==> flow/design.v (excerpt) <==
module SystolicCore(
	input clk,
	input rst,
	input start,
	input mode_conv_mm,
	input isac,
	input isrelu,
	input isbn,
	input [22:0] dfsm_config,
	input all_data_rdy,
	input pe_config_1_1,
	input pe_config_1_2,
	input pe_config_1_3,
	input pe_config_2_1,
	input pe_config_2_2,
	input pe_config_2_3,
	input [7:0] data_horz_1_1,
	input [7:0] data_horz_1_2,
	input [7:0] data_horz_1_3,
	input [7:0] data_horz_2_1,
	input [7:0] data_horz_2_2,
	input [7:0] data_horz_2_3,
	input [7:0] data_obli_1,
	input [7:0] data_obli_2,
	input [7:0] data_obli_3,
	input [7:0] data_obli_4,
	input [7:0] data_obli_5,
	input [7:0] data_obli_6,
	input [15:0] data_bn_1,
	input [15:0] data_bn_2,
	input data_bn_en,
	output data_preread,
	output [7:0] dout_1_1,
	output [7:0] dout_1_2,
	output [7:0] dout_1_3,
	output [7:0] dout_1_4,
	output [7:0] dout_2_1,
	output [7:0] dout_2_2,
	output [7:0] dout_2_3,
	output [7:0] dout_2_4,
	output dout_en_1_1,
	output dout_en_1_2,
	output dout_en_1_3,
	output dout_en_1_4,
	output dout_en_2_1,
	output dout_en_2_2,
	output dout_en_2_3,
	output dout_en_2_4
);
For scale: ~11000 cells after synthesis, about 97000 um2 of cells after synthesis.
Settings: LEC_CHECK=0, ABC_AREA=0, CAP_MARGIN=20, CELL_PAD_IN_SITES_GLOBAL_PLACEMENT=0, CORE_ASPECT_RATIO=0.53, CORE_MARGIN=2, CORE_UTILIZATION=72, CTS_CLUSTER_SIZE=75, PLACE_DENSITY_LB_ADDON=0.24, SETUP_SLACK_MARGIN=1.94, SLEW_MARGIN=20, TNS_END_PERCENT=85; clock period 6.84 ns.
run.sh (not shown) runs the stock make flow with config.mk's settings and CLKGATE_MAP_FILE=.
The starting point reached the layout checks and failed them: negative setup slack.
Next try:
- ABC_AREA: 0 -> 1
- CORE_ASPECT_RATIO: 0.53 -> default
- CORE_UTILIZATION: 72 -> 71
- CTS_CLUSTER_SIZE: 75 -> 77
- PLACE_DENSITY_LB_ADDON: 0.24 -> default
- SETUP_SLACK_MARGIN: 1.94 -> default
- clock period: 6.84 -> 2.3 ns (I/O delays scaled with it)
Effect:
- This time the run failed in global routing (5_1_grt)
- synthesized cell count grows by 34%
- area after synthesis came out higher by 8.0%
- die size grows by 9.3%
Next try:
- CELL_PAD_IN_SITES_GLOBAL_PLACEMENT: 0 -> default
- CORE_UTILIZATION: 71 -> 70
- CTS_CLUSTER_SIZE: 77 -> default
- PLACE_DENSITY: default -> 0.67
- TNS_END_PERCENT: 85 -> default
- clock period: 2.3 -> 6.57 ns (I/O delays scaled with it)
With this change the flow completed and failed the layout checks on negative setup slack.
Synthesized cell count is unchanged.
Synthesized area stays the same.
Die size increases by about 1.4%.
Next try:
- CORE_ASPECT_RATIO: default -> 0.5
- CORE_UTILIZATION: 70 -> 72
- SETUP_SLACK_MARGIN: default -> 1.86
What happened: The changed run finished but failed the layout checks on negative setup slack; routed wire length came out higher by a few percent; first-iteration DRC count came out higher by a quarter to a third; sequential power barely changes; combinational power is about the same.
Next try:
- CORE_ASPECT_RATIO: 0.5 -> default
- CTS_CLUSTER_SIZE: default -> 77
- PLACE_DENSITY: 0.67 -> 0.64
- SETUP_SLACK_MARGIN: 1.86 -> default
- clock period: 6.57 -> 6.66 ns (I/O delays scaled with it)
Result:
- The changed run completed, yet does not pass: negative setup slack
- count of clock-buffer cells in the layout rises by 21
- power rises by a few percent
- global-route usage rises by 1.8 points
- sequential power falls slightly
- synthesized area does not change
Next try:
- CTS_CLUSTER_SIZE: 77 -> default
- PLACE_DENSITY: 0.64 -> 0.78
- clock period: 6.66 -> 6.67 ns (I/O delays scaled with it)
Outcome: The changed run produced a layout that fails on negative setup slack. Non-clock buffer count fell by 128. Wire length fell by 4.7%. Count of clock-buffer cells in the layout fell by 8. First-iteration DRC count fell by about 15%. Cell area fell by 0.84%.

* * *

Starting RTL as in the previous note.
clock: 2.23 ns
lec_check: 0
abc_area: 1
cap_margin: 20
cell_pad_in_sites_global_placement: 0
core_margin: 2
core_utilization: 71
cts_cluster_diameter: 103
cts_cluster_size: 77
gpl_routability_driven: 0
slew_margin: 20
tns_end_percent: 85
The starting point stopped in global routing (5_1_grt) (ODB-0269).
Change:
- CORE_UTILIZATION: 71 -> 72
- CTS_CLUSTER_DIAMETER: 103 -> default
- CTS_CLUSTER_SIZE: 77 -> 74
- GPL_ROUTABILITY_DRIVEN: 0 -> default
- PLACE_DENSITY_LB_ADDON: default -> 0.24
- clock period: 2.23 -> 6.69 ns (I/O delays scaled with it)
Result: With this change the flow produced a layout that fails on setup timing. Die size shrinks by 1.4%. Synthesized cell count stays the same. Area after synthesis is unchanged.
Change:
- ABC_AREA: 1 -> 0
- SETUP_SLACK_MARGIN: default -> 1.99
The changed run finished with setup timing left.
Fmax came out lower by a little under a tenth.
Sequential share of layout area climbs by 2.1 points.
Clock power went up by a few percent.
Count of clock-buffer cells in the layout shrinks by 10.
Global-route usage came out lower by 2.5 points.
Critical path depth climbs by 1.
Synthesized cell count decreases by a quarter to a third.
Change:
- ABC_AREA: 0 -> 1
- HOLD_SLACK_MARGIN: default -> 0.29
- SETUP_SLACK_MARGIN: 1.99 -> -0.12
The changed run finished but fails on setup timing.
Design area rises by about 9%.
Final cell count rises by 29%.
Clock-buffer cell count rises by 10.
Utilization rises by 1.2 points.
Fmax rises by about 9%.
Via count rises by about 24%.
Total power falls by about 0.56%.
Change:
- ABC_AREA: 1 -> default
- CELL_PAD_IN_SITES_GLOBAL_PLACEMENT: 0 -> default
- CORE_UTILIZATION: 72 -> 65
- CTS_CLUSTER_SIZE: 74 -> default
- HOLD_SLACK_MARGIN: 0.29 -> default
- PLACE_DENSITY_LB_ADDON: 0.24 -> default
- SETUP_SLACK_MARGIN: -0.12 -> default
- TNS_END_PERCENT: 85 -> default
- clock period: 6.69 -> 6.14 ns (I/O delays scaled with it)
Outcome: The changed run finished with setup timing left; die size is higher by a few percent; first-iteration DRC count is lower by well over a third; synthesized area is lower by a little under a tenth; design area is lower by a little under a tenth; synthesized cell count is lower by a quarter to a third; sequential power is higher by a little under a tenth; critical path depth is lower by 6; routed wire length is lower by about a fifth; register-to-register slack got worse by 310 ps.
Change:
- CORE_UTILIZATION: 65 -> 45
- PLACE_DENSITY: default -> 0.6
- clock period: 6.14 -> 8.08 ns (I/O delays scaled with it)
=>
- The new run finished with setup timing left
- setup slack gains 1100 ps
- count of clock-buffer cells in the layout rose by 15
- core utilization came out lower by 23 points
- power came out lower by 23%
- clock skew decreases by 9.5 ps

* * *

job 7472:
Starting RTL as in the previous note.
export LEC_CHECK = 0
export CAP_MARGIN = 30
export CORE_MARGIN = 2
export CORE_UTILIZATION = 26
export SETUP_SLACK_MARGIN = 2.07
export SLEW_MARGIN = 20
create_clock -name core_clock -period 12.0 [get_ports {clk}]
> inputs changed (job 7472 -> job 1114)
- an added GPL_ROUTABILITY_DRIVEN of 0
- an added HOLD_SLACK_MARGIN of 0.15
- an added PLACE_DENSITY_LB_ADDON of 0.02
- an added MAX_ROUTING_LAYER of met5
- a change of the clock period (ns, I/O delays scaled along) from 12.0 to 12.9
Findings:
Going from job 7472 to job 1114, first-pass GRT wire length increased by 16% relative to the old numbers, multi-input combinational cell count closely matched the old numbers, clock power increased by about 5.5% relative to the old numbers, total power decreased by 0.66% relative to the old numbers. Relative to job 7472, clock skew decreased by 30 ps in job 1114. Required time of the critical path up 720 ps in job 1114 wrt job 7472. [diff] register-to-register slack, job 1114 relative to job 7472: improvement. NOTE sequential power job 7472->job 1114 decreased by a few percent. Comparing job 1114 against job 7472, there is no change at all in cell depth of the worst min-delay path. Setup slack in job 1114 is larger than in job 7472.
The following lists how job 3299 was set up differently from job 1114:
- putting PLACE_DENSITY at 0.6 where nothing was set
- clearing HOLD_SLACK_MARGIN, which used to be 0.15
- clearing GPL_ROUTABILITY_DRIVEN, which used to be 0
- swapping 30 for 20 in CAP_MARGIN
- clearing SETUP_SLACK_MARGIN, which used to be 2.07
- swapping 26 for 45 in CORE_UTILIZATION
- clearing PLACE_DENSITY_LB_ADDON, which used to be 0.02
- clearing MAX_ROUTING_LAYER, which used to be met5
- swapping 12.9 for 12.0 in the clock period (ns, I/O delays scaled along)
Findings:
Number of diodes for job 3299 is lower than for job 1114. Sequential standard cell area delta (job 3299 -> job 1114): insignificant. Job 3299 vs job 1114 — insertion delay at the late pin of the worst-skew pair dropped 60 ps. Job 3299 vs job 1114: number of buffers added for setup after CTS down. Compared with job 1114, job 3299 shows a met3 track demand over resource that is 1.5 points higher. The number of standard cells after synthesis on job 1114 is in line with that on job 3299. Job 3299 vs job 1114: average vias per placed instance up in job 3299. Higher register-to-register slack among job 1114 and job 3299: job 1114.
What job 5353 does differently from job 3299 at the input level:
- a change of PLACE_DENSITY from 0.6 to 0.37
- a change of CORE_UTILIZATION from 45 to 66
- a change of the clock period (ns, I/O delays scaled along) from 12.0 to 11.8
==> results <==
- Diff job 3299 and job 5353: register-to-register slack lower in job 5353
- Worst hold slack delta (job 5353 − job 3299): favourable
- Diff job 3299 and job 5353: total of plain and repair buffers excluding clock buffers lower in job 5353
- Across both runs, detailed-routing iteration count for the pre-antenna-repair pass was lower for job 5353 than for job 3299.
- The standard cells in job 5353 occupy less silicon area than those in job 3299 do.
- Compared with job 3299, job 5353 shows via count of the first global-routing pass higher by 585.

* * *

SystolicCore again, from the RTL that the note above started with.
==> flow/design.v (excerpt) <==
module SystolicCore(
	input clk,
	input rst,
	input start,
	input mode_conv_mm,
	input isac,
	input isrelu,
	input isbn,
	input [22:0] dfsm_config,
	input all_data_rdy,
	input pe_config_1_1,
	input pe_config_1_2,
	input pe_config_1_3,
	input pe_config_2_1,
	input pe_config_2_2,
	input pe_config_2_3,
	input [7:0] data_horz_1_1,
	input [7:0] data_horz_1_2,
	input [7:0] data_horz_1_3,
	input [7:0] data_horz_2_1,
	input [7:0] data_horz_2_2,
	input [7:0] data_horz_2_3,
	input [7:0] data_obli_1,
	input [7:0] data_obli_2,
	input [7:0] data_obli_3,
	input [7:0] data_obli_4,
	input [7:0] data_obli_5,
	input [7:0] data_obli_6,
	input [15:0] data_bn_1,
	input [15:0] data_bn_2,
	input data_bn_en,
	output data_preread,
	output [7:0] dout_1_1,
	output [7:0] dout_1_2,
	output [7:0] dout_1_3,
	output [7:0] dout_1_4,
	output [7:0] dout_2_1,
	output [7:0] dout_2_2,
	output [7:0] dout_2_3,
	output [7:0] dout_2_4,
	output dout_en_1_1,
	output dout_en_1_2,
	output dout_en_1_3,
	output dout_en_1_4,
	output dout_en_2_1,
	output dout_en_2_2,
	output dout_en_2_3,
	output dout_en_2_4
);
	parameter nCols = 4;
	parameter nRows = 3;
	parameter iWidth = 8;
	parameter oWidth = 8;
	parameter DFSM_MAX_nPERIOD = 512;
	parameter DFSM_MAX_nLMAC = 3072;
	parameter DFSM_MAX_nSHFT = 3;
	logic A_1, A_2, A_3, A_4;
	logic B_1, B_2, B_3, B_4;
	logic C_1, C_2, C_3, C_4;
	logic D_1, D_2, D_3, D_4;
	logic E_1, E_2, E_3, E_4;
	logic F_1, F_2, F_3, F_4;
	logic G_1, G_2, G_3, G_4;
	logic H_1, H_2, H_3, H_4;
	logic dfsm_data_en_1, dfsm_data_en_2, dfsm_data_en_3, dfsm_data_en_4;
	logic start_bypass_1, start_bypass_2, start_bypass_3, start_bypass_4;
	logic array_data_en;
	always@(posedge clk) begin
		if (~rst) begin
			array_data_en <= 0;
		end
		else begin
			array_data_en <= data_preread;
		end
	end
  ...
Settings: LEC_CHECK=0, ABC_AREA=0, CAP_MARGIN=20, CORE_ASPECT_RATIO=1.99, CORE_MARGIN=3, CORE_UTILIZATION=20, CTS_CLUSTER_DIAMETER=52, CTS_CLUSTER_SIZE=44, GPL_TIMING_DRIVEN=1, PLACE_DENSITY_LB_ADDON=0.29, SETUP_SLACK_MARGIN=-0.33, SLEW_MARGIN=20, TNS_END_PERCENT=55; clock period 10.0 ns.
The baseline finished but failed the layout checks on setup timing.
Next try:
Settings changed: ABC_AREA 0 to default, CORE_ASPECT_RATIO 1.99 to default, CORE_MARGIN 3 to 2, CORE_UTILIZATION 20 to 45, CTS_CLUSTER_DIAMETER 52 to default, CTS_CLUSTER_SIZE 44 to default, GPL_TIMING_DRIVEN 1 to default, PLACE_DENSITY from default to 0.6, PLACE_DENSITY_LB_ADDON 0.29 to default, SETUP_SLACK_MARGIN -0.33 to default, TNS_END_PERCENT 55 to default.
Clock period 10.0 ns to 11.8 ns, I/O delays scaled along.
Now the flow completed without violations; via count went down slightly; area after synthesis does not change; clock skew went down by 0.061 ns.

* * *

Starting RTL as in the previous note.
clock: 2.23 ns
lec_check: 0
abc_area: 1
cap_margin: 20
cell_pad_in_sites_global_placement: 0
core_margin: 2
core_utilization: 71
cts_cluster_diameter: 103
cts_cluster_size: 77
gpl_routability_driven: 0
place_density_lb_addon: 0.01
setup_slack_margin: 0.07
slew_margin: 20
tns_end_percent: 85
The first run failed in global routing (5_1_grt) on ODB-0269.
Next try:
Settings changed: CELL_PAD_IN_SITES_GLOBAL_PLACEMENT 0 to default, CORE_UTILIZATION 71 to 59, CTS_CLUSTER_DIAMETER 103 to default, CTS_CLUSTER_SIZE 77 to default, GPL_ROUTABILITY_DRIVEN 0 to default, PLACE_DENSITY from default to 0.37, PLACE_DENSITY_LB_ADDON 0.01 to default, SETUP_SLACK_MARGIN 0.07 to default, TNS_END_PERCENT 85 to default.
Clock period 2.23 ns to 5.74 ns, I/O delays scaled along.
=> This time the run completed and failed the layout checks on setup timing; die size increases by 20%; area after synthesis is unchanged; synthesized cell count does not change.
Next try:
Settings changed: ABC_AREA 1 to default, CORE_UTILIZATION 59 to 72, PLACE_DENSITY 0.37 to 0.64.
Clock period 5.74 ns to 7.93 ns, I/O delays scaled along.
Outcome: The changed run finished but fails on setup timing. Wire length decreases by 14%. Area after synthesis decreases by 7.4%. Core utilization increases by 11 points. Clock-buffer cell count decreases by 16. Worst setup slack gets better by 0.83 ns. Sequential power decreases by 28%. Final cell count decreases by 27%. Clock skew decreases by 0.0054 ns.

* * *

Starting RTL as in the previous note.
Settings: LEC_CHECK=0, ABC_AREA=0, CAP_MARGIN=20, CORE_MARGIN=2, CORE_UTILIZATION=72, PLACE_DENSITY=0.78, SETUP_SLACK_MARGIN=1.94, SLEW_MARGIN=20; clock period 6.67 ns.
The first run completed, yet does not pass: setup timing.
Then changed:
--- a/flow/config.mk
+++ b/flow/config.mk
@@ -6,9 +6,10 @@
 export NUM_CORES = 4
 export LEC_CHECK = 0
-export ABC_AREA = 0
+export ABC_AREA = 1
 export CAP_MARGIN = 20
 export CORE_MARGIN = 2
 export CORE_UTILIZATION = 72
+export CTS_CLUSTER_SIZE = 50
 export PLACE_DENSITY = 0.78
-export SETUP_SLACK_MARGIN = 1.94
+export SETUP_SLACK_MARGIN = 0.2
 export SLEW_MARGIN = 20
==> flow/constraint.sdc (replaced) <==
create_clock -name core_clock -period 6.97 [get_ports {clk}]
set_input_delay 1.3940 -clock core_clock [delete_from_list [all_inputs] [get_ports {clk}]]
set_output_delay 1.3940 -clock core_clock [all_outputs]
set_load 0.01 [all_outputs]
Effect: The new run completed and failed the layout checks on setup timing. Wire length came out higher by 31%. Area after synthesis came out higher by 8.0%. Global-route usage came out higher by 4.1 points. Non-clock buffer count came out higher by 310. Critical path depth came out higher by 4. Final cell count came out higher by 31%. Total power came out lower by 1.1%.
Then changed:
--- a/flow/config.mk
+++ b/flow/config.mk
@@ -9,7 +9,5 @@
 export CAP_MARGIN = 20
 export CORE_MARGIN = 2
-export CORE_UTILIZATION = 72
-export CTS_CLUSTER_SIZE = 50
-export PLACE_DENSITY = 0.78
-export SETUP_SLACK_MARGIN = 0.2
+export CORE_UTILIZATION = 64
+export PLACE_DENSITY = 0.37
 export SLEW_MARGIN = 20
==> flow/constraint.sdc (replaced) <==
create_clock -name core_clock -period 9.48 [get_ports {clk}]
set_input_delay 1.8960 -clock core_clock [delete_from_list [all_inputs] [get_ports {clk}]]
set_output_delay 1.8960 -clock core_clock [all_outputs]
set_load 0.01 [all_outputs]
The new run produced a clean layout.
Worst setup slack improves by 2.5 ns.
Routed wire length is lower by about 17%.
Utilization goes down by 13 points.
Die size goes up by about 12%.
Synthesized area is unchanged.
Total power fell by 28%.
Combinational power fell by 39%.
Final cell count decreases by 0.57%.
Critical path depth came out higher by 1.
Final area is lower by 4.3%.
Via count shrinks by 10%.
Then changed:
--- a/flow/config.mk
+++ b/flow/config.mk
@@ -10,4 +10,6 @@
 export CORE_MARGIN = 2
 export CORE_UTILIZATION = 64
+export CTS_CLUSTER_SIZE = 97
 export PLACE_DENSITY = 0.37
 export SLEW_MARGIN = 20
+export TNS_END_PERCENT = 10
==> flow/constraint.sdc (replaced) <==
create_clock -name core_clock -period 5.59 [get_ports {clk}]
set_input_delay 1.1180 -clock core_clock [delete_from_list [all_inputs] [get_ports {clk}]]
set_output_delay 1.1180 -clock core_clock [all_outputs]
set_load 0.01 [all_outputs]
=> The changed run produced a layout that fails on setup timing; register-to-register slack degrades by 3.9 ns; routed wire length came out higher by 5.2%; clock-buffer cell count came out higher by 4.
Power figures rest on the tool's default switching activity, not on a simulated workload.
